==> flow/design.v <==
module a23_multiply (
input                       i_clk,
input                       i_rst,           
input                       i_fetch_stall,
input       [31:0]          i_a_in,          
input       [31:0]          i_b_in,          
input       [1:0]           i_function,
input                       i_execute,
output      [31:0]          o_out,
output      [1:0]           o_flags,         
output reg                  o_done           
);
wire        enable;
wire        accumulate;
wire [33:0] multiplier;
wire [33:0] multiplier_bar;
wire [33:0] sum;
wire [33:0] sum34_b;
reg  [5:0]  count;
reg  [5:0]  count_nxt;
reg  [67:0] product;
reg  [67:0] product_nxt;
reg  [1:0]  flags_nxt;
wire [32:0] sum_acc1;            
assign enable         = i_function[0];
assign accumulate     = i_function[1];
assign multiplier     =  { 2'd0, i_a_in} ;
assign multiplier_bar = ~{ 2'd0, i_a_in} + 34'd1 ;
assign sum34_b        =  product[1:0] == 2'b01 ? multiplier     :
                         product[1:0] == 2'b10 ? multiplier_bar :
                                                 34'd0          ;
    assign sum =  product[67:34] + sum34_b;
    assign sum_acc1 = {1'd0, product[32:1]} + {1'd0, i_a_in};
always @*
    begin
    count_nxt           = count;
    product_nxt         = product;
    flags_nxt   = { product[32], product[32:1] == 32'd0 }; 
    if ( count == 6'd0 )
        product_nxt = {33'd0, 1'd0, i_b_in, 1'd0 } ;
    else if ( count <= 6'd33 )
        product_nxt = { sum[33], sum, product[33:1]} ;
    else if ( count == 6'd34 && accumulate )
        begin
        product_nxt         = { product[64:33], sum_acc1[31:0], 1'd0};  
        end
    if (count == 6'd0)   
        count_nxt   = enable ? 6'd1 : 6'd0;
    else if ((count == 6'd34 && !accumulate) ||   
             (count == 6'd35 &&  accumulate)  )   
        count_nxt   = 6'd0;
    else
        count_nxt   = count + 1'd1;
    end
always @ ( posedge i_clk )
    if ( i_rst )
        begin
        count           <= 6'd0;
        o_done          <= 1'd0;
        end
    else if ( !i_fetch_stall )
        begin
        count           <= i_execute ? count_nxt          : count;           
        product         <= i_execute ? product_nxt        : product;        
        o_done          <= i_execute ? count == 6'd31     : o_done;          
        end
assign o_out   = product[32:1]; 
assign o_flags = flags_nxt;
endmodule
module amber_mul (
input                       i_clk,
input                       i_rst,           
input                       i_start,
input                       i_accumulate,    
input       [31:0]          i_a,             
input       [31:0]          i_b,             
input       [31:0]          i_c,             
output                      o_ready,
output                      o_done,
output      [31:0]          o_result,
output      [1:0]           o_flags          
);
reg         busy;
reg         acc_q;
reg  [31:0] a_q;
reg  [31:0] c_q;
reg         done_d1;
reg         done_d2;
reg         done_d3;
wire        mult_done;
wire        take;
wire [31:0] mult_a;
wire [1:0]  mult_function;
assign take          = i_start && !busy;
assign o_ready       = !busy;
assign mult_a        = done_d2 ? c_q : a_q;
assign mult_function = busy ? { acc_q, 1'd0 } : { i_accumulate, take };
always @ ( posedge i_clk )
    if ( take )
        begin
        acc_q <= i_accumulate;
        a_q   <= i_a;
        c_q   <= i_c;
        end
always @ ( posedge i_clk )
    if ( i_rst )
        begin
        busy    <= 1'd0;
        done_d1 <= 1'd0;
        done_d2 <= 1'd0;
        done_d3 <= 1'd0;
        end
    else
        begin
        busy    <= take ? 1'd1 : ( o_done ? 1'd0 : busy );
        done_d1 <= mult_done;
        done_d2 <= done_d1;
        done_d3 <= done_d2 && acc_q;
        end
assign o_done = busy && ( acc_q ? done_d3 : done_d2 );
a23_multiply u_multiply (
    .i_clk          ( i_clk          ),
    .i_rst          ( i_rst          ),
    .i_fetch_stall  ( 1'd0           ),
    .i_a_in         ( mult_a         ),
    .i_b_in         ( i_b            ),
    .i_function     ( mult_function  ),
    .i_execute      ( 1'd1           ),
    .o_out          ( o_result       ),
    .o_flags        ( o_flags        ),
    .o_done         ( mult_done      )
);
endmodule
clock: 5.0 ns
lec_check: 0
cap_margin: 20
core_aspect_ratio: 1.31
core_margin: 7
core_utilization: 40
cts_cluster_diameter: 318
cts_cluster_size: 49
slew_margin: 20
run.sh (not shown) runs the stock make flow with config.mk's settings and CLKGATE_MAP_FILE=.
==> next run, changes <==
CORE_ASPECT_RATIO = default   (was 1.31)
CORE_MARGIN = 2   (was 7)
CTS_CLUSTER_DIAMETER = 364   (was 318)
CTS_CLUSTER_SIZE = 91   (was 49)
PLACE_DENSITY = 0.6   (was default)
TNS_END_PERCENT = 20   (was default)
=> The new run finished clean; final area rose by about 0.6%; setup slack improves by 37 ps; combinational power stays flat; via count rose by about 0.7%; critical path depth rose by 1; utilization hardly moves; power rose by about 4%; non-clock buffer count stays the same; clock skew stays flat; count of clock-buffer cells in the layout rose by 2; die size fell by about 11%.
==> next run, changes <==
CORE_UTILIZATION = 72   (was 40)
CTS_CLUSTER_DIAMETER = 43   (was 364)
CTS_CLUSTER_SIZE = 27   (was 91)
HOLD_SLACK_MARGIN = -0.09   (was default)
SETUP_SLACK_MARGIN = 1.02   (was default)
TNS_END_PERCENT = default   (was 20)
=> Now the flow never finished: it broke off in global routing (5_1_grt) (GRT-0232); area after synthesis is unchanged; die size is lower by about 44%; synthesized cell count does not change.
==> next run, changes <==
CELL_PAD_IN_SITES_GLOBAL_PLACEMENT = 3   (was default)
CORE_ASPECT_RATIO = 1.31   (was default)
CORE_MARGIN = 7   (was 2)
CORE_UTILIZATION = 40   (was 72)
CTS_CLUSTER_DIAMETER = 318   (was 43)
CTS_CLUSTER_SIZE = 49   (was 27)
HOLD_SLACK_MARGIN = default   (was -0.09)
PLACE_DENSITY = 0.36   (was 0.6)
SETUP_SLACK_MARGIN = default   (was 1.02)
TNS_END_PERCENT = 40   (was default)
What happened:
- This time the run completed with no timing, DRC or antenna violations
- synthesized area does not change
- die size is higher by about 100%
- synthesized cell count stays the same
==> next run, changes <==
CAP_MARGIN = 5   (was 20)
CELL_PAD_IN_SITES_GLOBAL_PLACEMENT = 0   (was 3)
CORE_ASPECT_RATIO = 1.09   (was 1.31)
CORE_MARGIN = 2   (was 7)
CORE_UTILIZATION = 17   (was 40)
CTS_CLUSTER_DIAMETER = 59   (was 318)
CTS_CLUSTER_SIZE = default   (was 49)
GPL_ROUTABILITY_DRIVEN = 0   (was default)
MAX_ROUTING_LAYER = met4   (was default)
PLACE_DENSITY = default   (was 0.36)
TNS_END_PERCENT = default   (was 40)
What happened:
- The changed run completed without violations
- wire length increases by 5.5%
- non-clock buffer count is lower by 3
- sequential share of layout area falls by 1.2 points
- cell count increases by 28%
- design area rose by 3.7%
- first-iteration DRC count went up by 61%
- utilization decreases by 28 points
- clock power falls by about 10%
- synthesized area does not change
- setup slack hardly moves
- critical path depth fell by 1

* * *

job 5358:
// amber_mul: RTL as listed in full above, without the edits since
==> flow/config.mk <==
export PLATFORM = sky130hd
export DESIGN_NAME = amber_mul
export DESIGN_NICKNAME = amber_mul
export VERILOG_FILES = /design/flow/design.v
export SDC_FILE = /design/flow/constraint.sdc
export NUM_CORES = 4
export LEC_CHECK = 0
export ABC_AREA = 0
export CAP_MARGIN = 20
export CORE_MARGIN = 2
export CORE_UTILIZATION = 72
export CTS_CLUSTER_DIAMETER = 397
export CTS_CLUSTER_SIZE = 10
export PLACE_DENSITY = 0.6
export SETUP_SLACK_MARGIN = 0.34
export SLEW_MARGIN = 20
==> flow/constraint.sdc <==
create_clock -name core_clock -period 1.34 [get_ports {i_clk}]
set_input_delay 0.2680 -clock core_clock [delete_from_list [all_inputs] [get_ports {i_clk}]]
set_output_delay 0.2680 -clock core_clock [all_outputs]
set_load 0.01 [all_outputs]
Flow for job 5358 halted at detailed placement, error code DPL-0038.
Changes in job 472 relative to job 5358:
Settings: SETUP_SLACK_MARGIN changed from 0.34 to 0.14; CTS_CLUSTER_SIZE changed from 10 to 99.
Findings:
Changes observed in job 472 relative to job 5358: register bit count reported by yosys has remained practically unchanged, count of unique library cells instantiated by Yosys has remained practically unchanged, standard cell core area has remained practically unchanged, share of synthesized area spent on multiplexers has remained practically unchanged.
From job 472 to job 5358, die size did not move at all.
As far as number of buffers inserted by port buffering goes, job 472 and job 5358 are indistinguishable; the numbers are identical.
Reported for job 472 and job 5358, area reported by Yosys stat turned out identical to the last digit.
detailed placement: job 472 exited with error
The synthesized cell count was comparable across job 472 and job 5358.
Setup changes, job 472 to job 9722
Settings: CTS_CLUSTER_SIZE removed (was 99); CTS_CLUSTER_DIAMETER removed (was 397); CORE_UTILIZATION changed from 72 to 40; SETUP_SLACK_MARGIN removed (was 0.14); ABC_AREA removed (was 0); the clock period (ns, I/O delays scaled along) changed from 1.34 to 4.85.
==> results <==
Job 472 → job 9722: die area picked up an extra about 80%; final RePlAce weighted congestion dropped about 10%; number of enable flip-flop cells level. Job 9722 reached the final stage; the timing, design-rule and antenna checks on its layout passed. Job 9722 vs job 472, vertical die size went up by 33%.
Here is what was changed in the inputs of job 4809 compared with job 9722.
Settings: CTS_CLUSTER_SIZE now 34, previously not set; CORE_UTILIZATION now 57, was 40; the clock period (ns, I/O delays scaled along) now 2.71, was 4.85.
## What came out
- Relative to job 9722, final cell count increased by 15% in job 4809.
- Compared with job 9722, in job 4809 setup clock skew after layout has remained practically unchanged, worst slew margin relative to its limit has decreased, final area has increased, routed wire length has increased.
- Area after detailed placement (job 4809 vs. job 9722) increases by more than 10%
- Job 4809 against job 9722: detail-routed via count per cell now sits higher; power now sits higher; final setup TNS now sits lower.
- Job 4809 ends up with higher cell-internal power than job 9722 does.
- The layout from job 4809, despite a flow that completed every stage, fails the layout checks, with the failing checks listed as setup timing.

* * *

RTL: the design.v shown in full above, as it stands there.
==> flow/config.mk <==
export PLATFORM = sky130hd
export DESIGN_NAME = amber_mul
export DESIGN_NICKNAME = amber_mul
export VERILOG_FILES = /design/flow/design.v
export SDC_FILE = /design/flow/constraint.sdc
export NUM_CORES = 4
export LEC_CHECK = 0
export CAP_MARGIN = 20
export CORE_MARGIN = 2
export CORE_UTILIZATION = 40
export PLACE_DENSITY = 0.6
export SLEW_MARGIN = 20
==> flow/constraint.sdc <==
create_clock -name core_clock -period 5.0 [get_ports {i_clk}]
set_input_delay 1.0000 -clock core_clock [delete_from_list [all_inputs] [get_ports {i_clk}]]
set_output_delay 1.0000 -clock core_clock [all_outputs]
set_load 0.01 [all_outputs]
Edit:
- CORE_ASPECT_RATIO: default -> 0.5
- CORE_MARGIN: 2 -> 7
- CORE_UTILIZATION: 40 -> 55
- CTS_CLUSTER_DIAMETER: default -> 364
- CTS_CLUSTER_SIZE: default -> 91
- GPL_ROUTABILITY_DRIVEN: default -> 0
- PLACE_DENSITY: 0.6 -> 0.35
- TNS_END_PERCENT: default -> 20
Outcome: Clock power is about the same. Worst setup slack is better by 0.016 ns. Hold slack is better by 0.014 ns. Cell area went down by about 1.3%. Power went up by 0.70%. Fmax went up by 0.34%.
Edit:
- CORE_MARGIN: 7 -> 2
- CORE_UTILIZATION: 55 -> 40
- GPL_ROUTABILITY_DRIVEN: 0 -> default
What happened: Count of clock-buffer cells in the layout goes down by 2. Wire length grows by a few percent. Clock skew is about the same. Hold slack gets worse by 0.021 ns. Final cell count rose by roughly a tenth.
Edit:
- CAP_MARGIN: 20 -> 5
- CORE_ASPECT_RATIO: 0.5 -> default
- CTS_CLUSTER_DIAMETER: 364 -> default
- CTS_CLUSTER_SIZE: 91 -> default
- GPL_ROUTABILITY_DRIVEN: default -> 0
- MAX_ROUTING_LAYER: default -> met4
- PLACE_DENSITY: 0.35 -> default
- TNS_END_PERCENT: 20 -> default
Fmax went up by a few percent.
Worst hold slack is better by 0.013 ns.
Clock skew goes up by 0.0044 ns.
Combinational power fell by a few percent.
Setup slack gains 0.10 ns.
Power is lower slightly.
Via count fell slightly.
Design area came out lower slightly.
Clock-buffer cell count is higher by 3.

* * *

Starts from the design.v that is shown in full above.
clock: 5.0 ns
lec_check: 0
cap_margin: 20
core_margin: 2
core_utilization: 40
gpl_timing_driven: 0
place_density_lb_addon: 0.23
setup_slack_margin: 0.35
slew_margin: 20
The baseline reached the layout checks and failed them: negative setup slack.
Edit:
CORE_ASPECT_RATIO = 0.5   (was default)
CORE_MARGIN = 7   (was 2)
CORE_UTILIZATION = 56   (was 40)
CTS_CLUSTER_DIAMETER = 318   (was default)
CTS_CLUSTER_SIZE = 49   (was default)
GPL_TIMING_DRIVEN = default   (was 0)
PLACE_DENSITY = 0.35   (was default)
PLACE_DENSITY_LB_ADDON = default   (was 0.23)
SETUP_SLACK_MARGIN = default   (was 0.35)
Now the flow completed without violations.
Power falls by a few percent.
Design area falls by a little under a tenth.
First-iteration DRC count rises by a quarter to a third.
Wire length falls slightly.

* * *

run A:
RTL: the design.v shown in full above, as it stands there.
Settings: LEC_CHECK=0, CAP_MARGIN=20, CORE_MARGIN=2, CORE_UTILIZATION=60, SLEW_MARGIN=20; clock period 2.72 ns.
Status: run A FAILED at global routing (tool error)
[inputs] run B vs run A
- a change of the clock period (ns, I/O delays scaled along) from 2.72 to 2.71
Notes after the runs:
There was hardly any difference in placed cell area between run B and run A. The flow completed for run B, but it is not clean: the layout still shows negative setup slack. Diff run B..run A | distinct cell type count after synthesis | unchanged. Number of standard cells after synthesis came out exactly the same in run A and run B. Run A and run B ended up with roughly the same number of placed cells counting well taps.
--- input diff run B..run C ---
- CTS_CLUSTER_SIZE now 35, previously not set
- CORE_UTILIZATION now 71, was 60
- PLACE_DENSITY now 0.81, previously not set
- the clock period (ns, I/O delays scaled along) now 4.63, was 2.71
- Post-synthesis to final-layout area growth: run C vs run B down 26 points
- Run C against run B; sequential power is down by more than a quarter.
- In the reports for run B and run C, the smaller combinational share of power belongs to run C.
- Changes observed in run C relative to run B: sequential share of layout area went up; xor/xnor cell area share of the yosys netlist did not really move; routed wire length went down; via count of the first global-routing pass went down; share of total power consumed by net switching went down.
- Each of run B and run C falls short of a clean finish.
- Although run C finished all stages, its layout failed final checks on negative setup slack.
- Run B had finished all stages when the layout checks came back failing, citing negative setup slack.
- | largest stage delay on the critical path | run C vs run B | 0.06 ns lower |
- As of run C, net switching power had fallen by more than half compared to run B.
- Total cell area at the placement stage (lower): run C
For run D, these inputs were changed with respect to run C:
- PLACE_DENSITY now 0.6, was 0.81
- CTS_CLUSTER_SIZE no longer set, was 35
- CORE_UTILIZATION now 63, was 71
- the clock period (ns, I/O delays scaled along) now 4.85, was 4.63
--- outcome ---
Density: run D sparser than run C. Setup WNS run C -> run D: better. Of the two values seen for worst-path cell with the longest stage delay, sky130_fd_sc_hd__or4_1 was produced by run D and sky130_fd_sc_hd__or3_4 by run C. Going from run C to run D, total wire length after detailed routing down 7.2 mm; area of all placed cells without fillers down 3.7%. Of run D and run C, only run C fails to finish with a clean layout. Although it ran to completion, run C produced a layout that fails the final checks because of negative setup slack.
Modified inputs, run E compared to run D
- swapping 63 for 66 in CORE_UTILIZATION
- swapping 4.85 for 4.07 in the clock period (ns, I/O delays scaled along)
Run E finished all stages; however, its layout fails the closing checks, the failures being negative setup slack.
Compared to run D, run E has portion of the layout cell area used by non-clock buffers 5.8 points higher.
Against run D as the reference, run E delivers a higher power share of the clock group.
Between run D and run E, the worst-case hold slack is lower for run D.
Compared run E against run D; clock distribution area overhead in the final layout within noise.
Looking at top power consumer group, the combinational cells result is from run E; the sequential cells one comes from run D.
Going from run D to run E, final net count grew by a little under 10%.
Diff run D -> run E | fill cell total of the finished layout | decrease of 497
Depth of the worst register-to-register path was lower in the run labelled run D.
For the total power, run E came in about 35% higher than run D did.
Higher well tap count was reported by run D, not run E.
The final reports for run E and run D show cell area higher in the former.
Input changes introduced in run F (baseline for comparison: run E):
- setting CTS_CLUSTER_SIZE to 40 for the first time
- changing PLACE_DENSITY from 0.6 to 0.64
- changing CORE_UTILIZATION from 66 to 69
Notes after the runs:
Summary: with run E as the reference, final weighted congestion in routability-driven placement in run F moved up slightly.
Comparing vertical die size for run F and run E, the bigger number came from run E.
Of run E and run F, only run F never reached the final stage.
Run F: aborted in global routing (tool error)
Starting utilization of the core area (lower): run E

* * *

Starts from the design.v that is shown in full above.
Settings: LEC_CHECK=0, ABC_AREA=1, CAP_MARGIN=20, CELL_PAD_IN_SITES_DETAIL_PLACEMENT=0, CELL_PAD_IN_SITES_GLOBAL_PLACEMENT=1, CORE_MARGIN=6, CORE_UTILIZATION=21, CTS_CLUSTER_SIZE=89, GPL_ROUTABILITY_DRIVEN=0, GPL_TIMING_DRIVEN=1, HOLD_SLACK_MARGIN=0.21, MAX_ROUTING_LAYER=met4, PLACE_DENSITY=0.36, SETUP_SLACK_MARGIN=-0.36, SLEW_MARGIN=30, TNS_END_PERCENT=35; clock period 5.22 ns.
The first run passed the timing, design-rule and antenna checks.
==> next run, changes <==
Settings changed: ABC_AREA 1 to default, CELL_PAD_IN_SITES_DETAIL_PLACEMENT 0 to default, CELL_PAD_IN_SITES_GLOBAL_PLACEMENT 1 to default, CORE_MARGIN 6 to 2, CORE_UTILIZATION 21 to 71, CTS_CLUSTER_SIZE 89 to default, GPL_ROUTABILITY_DRIVEN 0 to default, GPL_TIMING_DRIVEN 1 to default, HOLD_SLACK_MARGIN 0.21 to default, MAX_ROUTING_LAYER met4 to default, PLACE_DENSITY 0.36 to 0.81, SETUP_SLACK_MARGIN -0.36 to default, SLEW_MARGIN 30 to 20, TNS_END_PERCENT 35 to default.
Clock period 5.22 ns to 4.59 ns, I/O delays scaled along.
Effect:
- The new run completed, yet does not pass: setup timing
- sequential share of layout area goes up by 2.1 points
- power goes up by 9.9%
- via count falls by about 1.1%
- clock skew goes down by 4.4 ps
- global-route usage came out higher by 26 points
- final cell count came out lower by about 40%
- cell area decreases by 6.3%
- area after synthesis decreases by about 8%
- routed wire length drops by about 27%
- combinational power is about the same
==> next run, changes <==
Settings changed: CORE_UTILIZATION 71 to 72, CTS_CLUSTER_SIZE from default to 33, PLACE_DENSITY 0.81 to 0.66.
Clock period 4.59 ns to 4.07 ns, I/O delays scaled along.
This time the run never finished: it broke off in clock tree synthesis (4_1_cts); area after synthesis is unchanged; die size shrinks by about 1.3%; synthesized cell count is unchanged.
==> next run, changes <==
Settings changed: CAP_MARGIN 20 to 35, CORE_UTILIZATION 72 to 66, CTS_CLUSTER_SIZE 33 to default, PLACE_DENSITY 0.66 to 0.6, SETUP_SLACK_MARGIN from default to -0.25.
Now the flow ran to the end with violations: setup timing.
Die size grows by 8.8%.
Synthesized area stays the same.
Synthesized cell count does not change.
==> next run, changes <==
Settings changed: CAP_MARGIN 35 to 40, CORE_UTILIZATION 66 to 40, GPL_ROUTABILITY_DRIVEN from default to 0, PLACE_DENSITY 0.6 to default, SETUP_SLACK_MARGIN -0.25 to default.
Clock period 4.07 ns to 5.0 ns, I/O delays scaled along.
Outcome: With this change the flow ran to the end with no violations; routed wire length goes down by 26%; die area goes up by 63%; non-clock buffer count goes down by 172; global-route usage goes down by 20 points; total power goes down by 26%; sequential power goes down by 19%; core utilization goes down by 42 points.
Power is estimated from default activity; no workload was simulated.
